JK:
==> flow/design.v (excerpt) <==
module SUBWAY(
    clk,
    rst_n,
    in_valid,
    init,
    in0,
    in1,
    in2,
    in3,
    out_valid,
    out
);
Size in the first run: about 500 cells after synthesis, ~190 flip-flops, ~16 I/O pins, ~7000 µm² of cells after synthesis.
clock: 1.96 ns
lec_check: 0
cap_margin: 20
core_margin: 2
core_utilization: 65
cts_cluster_diameter: 225
cts_cluster_size: 73
slew_margin: 20
tns_end_percent: 5
run.sh (not shown) runs the stock make flow with config.mk's settings and CLKGATE_MAP_FILE=.
Finished, but not clean: JK, with setup timing.
### JK -> MS
- TNS_END_PERCENT no longer set, was 5
- CORE_UTILIZATION now 40, was 65
- CTS_CLUSTER_DIAMETER no longer set, was 225
- CTS_CLUSTER_SIZE no longer set, was 73
- the clock period (ns, I/O delays scaled along) now 2.32, was 1.96
### Flow results
Both conditions hold for MS: the flow ran to the end and the final layout passed the timing, design-rule and antenna checks. JK → MS: total power of the final layout shrank by about 17%, wire length lost about 2.7%. Looking at power dissipated in the clock network across MS and JK, the one that comes out lower is MS.
### MS -> AL
- CORE_UTILIZATION: 40 -> 68
- the clock period (ns, I/O delays scaled along): 2.32 -> 1.29
[summary]
When AL is set beside MS, its average wire per cell in the routed design turns out to be 81% larger.
Per the comparison of AL with MS, sequential share of layout area went down 5.4 points, post-layout minimum cycle time went up 0.11 ns.
Compared with MS, total power in AL increased by more than 100%.
[compare] base=MS new=AL: routing usage on met3 went up by 4.2 points; post-synth design cell area was more or less identical; setup slack of the critical path after layout fell by 1.14 ns; met1 global-route usage saw an increase.
Post-CTS setup repair buffer count up 14 in AL wrt MS
The higher share of the clock period used by the worst path of MS and AL is in AL.
The flow completed for AL, but it is not clean: the layout still shows setup timing.
### AL -> TR
- CTS_CLUSTER_SIZE now 25, previously not set
- CTS_CLUSTER_DIAMETER now 199, previously not set
Results
- TR finished all stages; layout check result: FAIL, due to setup timing.
- As far as register area share after synthesis goes, AL and TR are indistinguishable; the numbers are identical.
- Compared with AL, in TR sequential share of layout area stayed essentially flat; count of cell instances traversed by the critical path ~0 delta; number of enable-type register cells in the synthesized netlist did not really move.
- Comparing AL against TR, there is no change at all in number of optimization iterations in the first detailed-route pass.
- On clock skew, AL and TR are basically level.

## the baseline
Starting RTL as in the previous note.
clock: 1.98 ns
lec_check: 0
cap_margin: 20
core_margin: 2
core_utilization: 72
cts_cluster_diameter: 182
cts_cluster_size: 14
place_density_lb_addon: 0.06
setup_slack_margin: 0.59
slew_margin: 20
Completing all stages was not enough for the baseline: its layout failed the final checks because of negative setup slack.
Input changes introduced in the candidate (baseline for comparison: the baseline):
- removing CTS_CLUSTER_SIZE (formerly 14)
- removing SETUP_SLACK_MARGIN (formerly 0.59)
- removing CTS_CLUSTER_DIAMETER (formerly 182)
- removing PLACE_DENSITY_LB_ADDON (formerly 0.06)
- changing CORE_UTILIZATION from 72 to 61
- changing the clock period (ns, I/O delays scaled along) from 1.98 to 2.15
==> results <==
The candidate: all stages done; final checks FAILED (negative setup slack).
The candidate against the baseline: initial cell density of the core went down 11 points, final cycle utilization of the critical path shows a reduction of 19 points, design area now sits lower, top achievable clock speed went up, hold slack +0.13 ns.
Compared with the baseline, the candidate degrades die area.
The worst-case vdd ir drop in the candidate is 0.67 times that in the baseline.

SUBWAY again, from the RTL that the note above started with.
clock: 1.06 ns
lec_check: 0
abc_area: 0
cap_margin: 35
core_aspect_ratio: 0.91
core_margin: 2
core_utilization: 67
cts_cluster_diameter: 51
cts_cluster_size: 59
hold_slack_margin: 0.14
max_routing_layer: met5
setup_slack_margin: -0.07
slew_margin: 20
tns_end_percent: 50
The baseline reached the layout checks and failed them: negative setup slack.
Next try:
- ABC_AREA: 0 -> 1
- CORE_UTILIZATION: 67 -> 29
- CTS_CLUSTER_DIAMETER: 51 -> 388
- CTS_CLUSTER_SIZE: 59 -> 98
- PLACE_DENSITY_LB_ADDON: default -> 0.1
- SETUP_SLACK_MARGIN: -0.07 -> -0.03
- clock period: 1.06 -> 1.78 ns (I/O delays scaled with it)
After rerunning: The changed run completed and failed the layout checks on negative setup slack; total power is lower by well over a third; register-to-register slack gains 1600 ps; critical path depth goes up by 4; final cell count is higher by well over a third; worst setup slack gains 1600 ps; core utilization drops by 62 points; non-clock buffer count went down by 66; count of clock-buffer cells in the layout shrinks by 4; cell area shrinks by roughly a tenth; die size came out higher by well over a third; synthesized area came out higher by a few percent.
Next try:
- CORE_UTILIZATION: 29 -> 70
- CTS_CLUSTER_DIAMETER: 388 -> 51
- CTS_CLUSTER_SIZE: 98 -> 32
- HOLD_SLACK_MARGIN: 0.14 -> -0.01
What happened: The new run produced a layout that fails on negative setup slack; register-to-register slack got worse by 280 ps; critical path depth goes down by 1; total power goes up by 3.0%; sequential cell count does not change; first-iteration DRC count goes up by 68%; utilization goes up by 47 points; wire length goes up by 7.7%; clock power goes up by about 2%; clock-buffer cell count goes up by 5; synthesized area does not change; cell count goes down by 17%.
Next try:
- CORE_UTILIZATION: 70 -> 21
- CTS_CLUSTER_SIZE: 32 -> default
- HOLD_SLACK_MARGIN: -0.01 -> 0.14
- The new run completed and failed the layout checks on negative setup slack
- final cell count climbs by 37%
- non-clock buffer count climbs by 9
- routed wire length climbs by 1.2%
- sequential share of layout area drops by 3.6 points

== build 29 ==
SUBWAY again, from the RTL that the note above started with.
Design SUBWAY, start of the top module:
module SUBWAY(
    clk,
    rst_n,
    in_valid,
    init,
    in0,
    in1,
    in2,
    in3,
    out_valid,
    out
);
input clk, rst_n;
input in_valid;
input [1:0] init;
input [1:0] in0, in1, in2, in3; 
output reg       out_valid;
output reg [1:0] out;
parameter s_idle = 2'd0;
parameter s_input = 2'd1;
parameter s_cul = 2'd2;
parameter s_output = 2'd3;
genvar NN;
genvar MM;
integer i;
integer j;
parameter IDX = 9;
reg [1:0]current_state;
reg [1:0]next_state;
reg [1:0]init_pos;
reg [5:0]cnt;
reg [1:0]is_road;
reg [1:0] reg_dif;
reg [1:0]move;
wire UorD;
reg reg_UorD;
wire [1:0]dif1;
wire [1:0]dif2;
wire [1:0]dif;
reg [1:0] next_dif;
reg [1:0]next_pos;
reg [1:0]cur_pos;
reg [1:0] next_step[2:0];
wire [1:0]in_wire[3:0];
reg [1:0]in_a[IDX:0];
reg [1:0]in_b[IDX:0];
reg [1:0]in_c[IDX:0];
reg [1:0]in_d[IDX:0];
reg [1:0]out_pipe[54:0];
reg [1:0]road;
always@(posedge clk or negedge rst_n)begin
	if(!rst_n)
        current_state <= s_idle;
    else
        current_state <= next_state;
end
always@(*)begin
	case(current_state)
		s_idle: if(in_valid) next_state = s_input;
  ...
clock: 3.11 ns
lec_check: 0
abc_area: 1
cap_margin: 35
cell_pad_in_sites_detail_placement: 2
core_aspect_ratio: 0.91
core_margin: 9
core_utilization: 42
cts_cluster_diameter: 301
cts_cluster_size: 30
gpl_routability_driven: 0
max_routing_layer: met4
min_routing_layer: met1
setup_slack_margin: -0.03
slew_margin: 10
tns_end_percent: 50
> inputs changed (build 29 -> build 40)
- CTS_CLUSTER_DIAMETER changed from 301 to 51
- SLEW_MARGIN changed from 10 to 20
- CORE_UTILIZATION changed from 42 to 21
- CELL_PAD_IN_SITES_DETAIL_PLACEMENT removed (was 2)
- GPL_ROUTABILITY_DRIVEN removed (was 0)
- MAX_ROUTING_LAYER changed from met4 to met5
- CORE_MARGIN changed from 9 to 2
- MIN_ROUTING_LAYER changed from met1 to met2
- the clock period (ns, I/O delays scaled along) changed from 3.11 to 1.78
==> comparison <==
Build 40 finished every stage; the final checks, however, were not passed, the failures being negative setup slack. Taking build 29 as the reference, in build 40 met1 global-route usage saw a decrease, sum of buffers and inverters on the critical path saw little to no change, global-route total usage across every layer saw a decrease, post-detailed-placement cell area saw an increase. Via count of the first global-routing pass: build 40 higher than build 29. Per the comparison of build 40 with build 29, die area went up; total of cells resized after clock tree synthesis went up.
#### Input delta (build 14 over build 40)
- CORE_ASPECT_RATIO changed from 0.91 to 1.96
- MIN_ROUTING_LAYER removed (was met2)
- HOLD_SLACK_MARGIN newly set to 0.02
- CELL_PAD_IN_SITES_GLOBAL_PLACEMENT newly set to 0
- CORE_UTILIZATION changed from 21 to 30
- CTS_CLUSTER_DIAMETER changed from 51 to 394
- PLACE_DENSITY_LB_ADDON newly set to 0.1
- TNS_END_PERCENT changed from 50 to 15
- CTS_CLUSTER_SIZE changed from 30 to 98
- SETUP_SLACK_MARGIN changed from -0.03 to -0.18
### Flow results
- On first-pass GRT wire length: build 14 sits above build 40.
- Signed area change from the synthesized netlist to the final layout was higher in build 40 than in build 14.
- Relative to build 40, build 14 degrades routed wire length.
- In build 14 the implementation completed, yet the final layout does not meet the checks, the culprit being negative setup slack.
What build 68 does differently from build 14 at the input level:
- clearing PLACE_DENSITY_LB_ADDON, which used to be 0.1
- swapping 30 for 71 in CORE_UTILIZATION
- clearing TNS_END_PERCENT, which used to be 15
- swapping 35 for 20 in CAP_MARGIN
- clearing MAX_ROUTING_LAYER, which used to be met5
- clearing HOLD_SLACK_MARGIN, which used to be 0.02
- clearing CTS_CLUSTER_SIZE, which used to be 98
- clearing SETUP_SLACK_MARGIN, which used to be -0.18
- clearing CELL_PAD_IN_SITES_GLOBAL_PLACEMENT, which used to be 0
- clearing CORE_ASPECT_RATIO, which used to be 1.96
- clearing CTS_CLUSTER_DIAMETER, which used to be 394
- swapping 1.78 for 1.73 in the clock period (ns, I/O delays scaled along)
Results
Compared with build 14, switching power in build 68 increased by a little under 10%.
Going from build 14 to build 68, sequential power grows by 4.0%.
[build 68] flow finished | final checks: failed | reasons: negative setup slack
Build 14 → build 68: post-place setup slack shows an increase of 0.061 ns; utilization picked up an extra 49 points; final wirelength +about 2.6%; area added between synthesis and finish moved down; final total power higher.
For build 47, these inputs were changed with respect to build 68:
- setting CTS_CLUSTER_SIZE to 96 for the first time
- changing CORE_UTILIZATION from 71 to 68
- changing the clock period (ns, I/O delays scaled along) from 1.73 to 1.03
==> results <==
Build 47: it failed with a tool error in clock tree synthesis (4_1_cts), so there are no final results.
Diff build 68 -> build 47 | standard cell area after detailed placement | up by a few percent
From build 68 to build 47, port buffer count did not move at all.
Compared with build 68, in build 47 die outline width now sits higher, vertical extent of the die now sits higher, placement-stage worst setup slack now sits lower, die area now sits higher.
Build 47 vs build 68: number of placement rows up in build 47
Power is estimated from default activity; no workload was simulated.
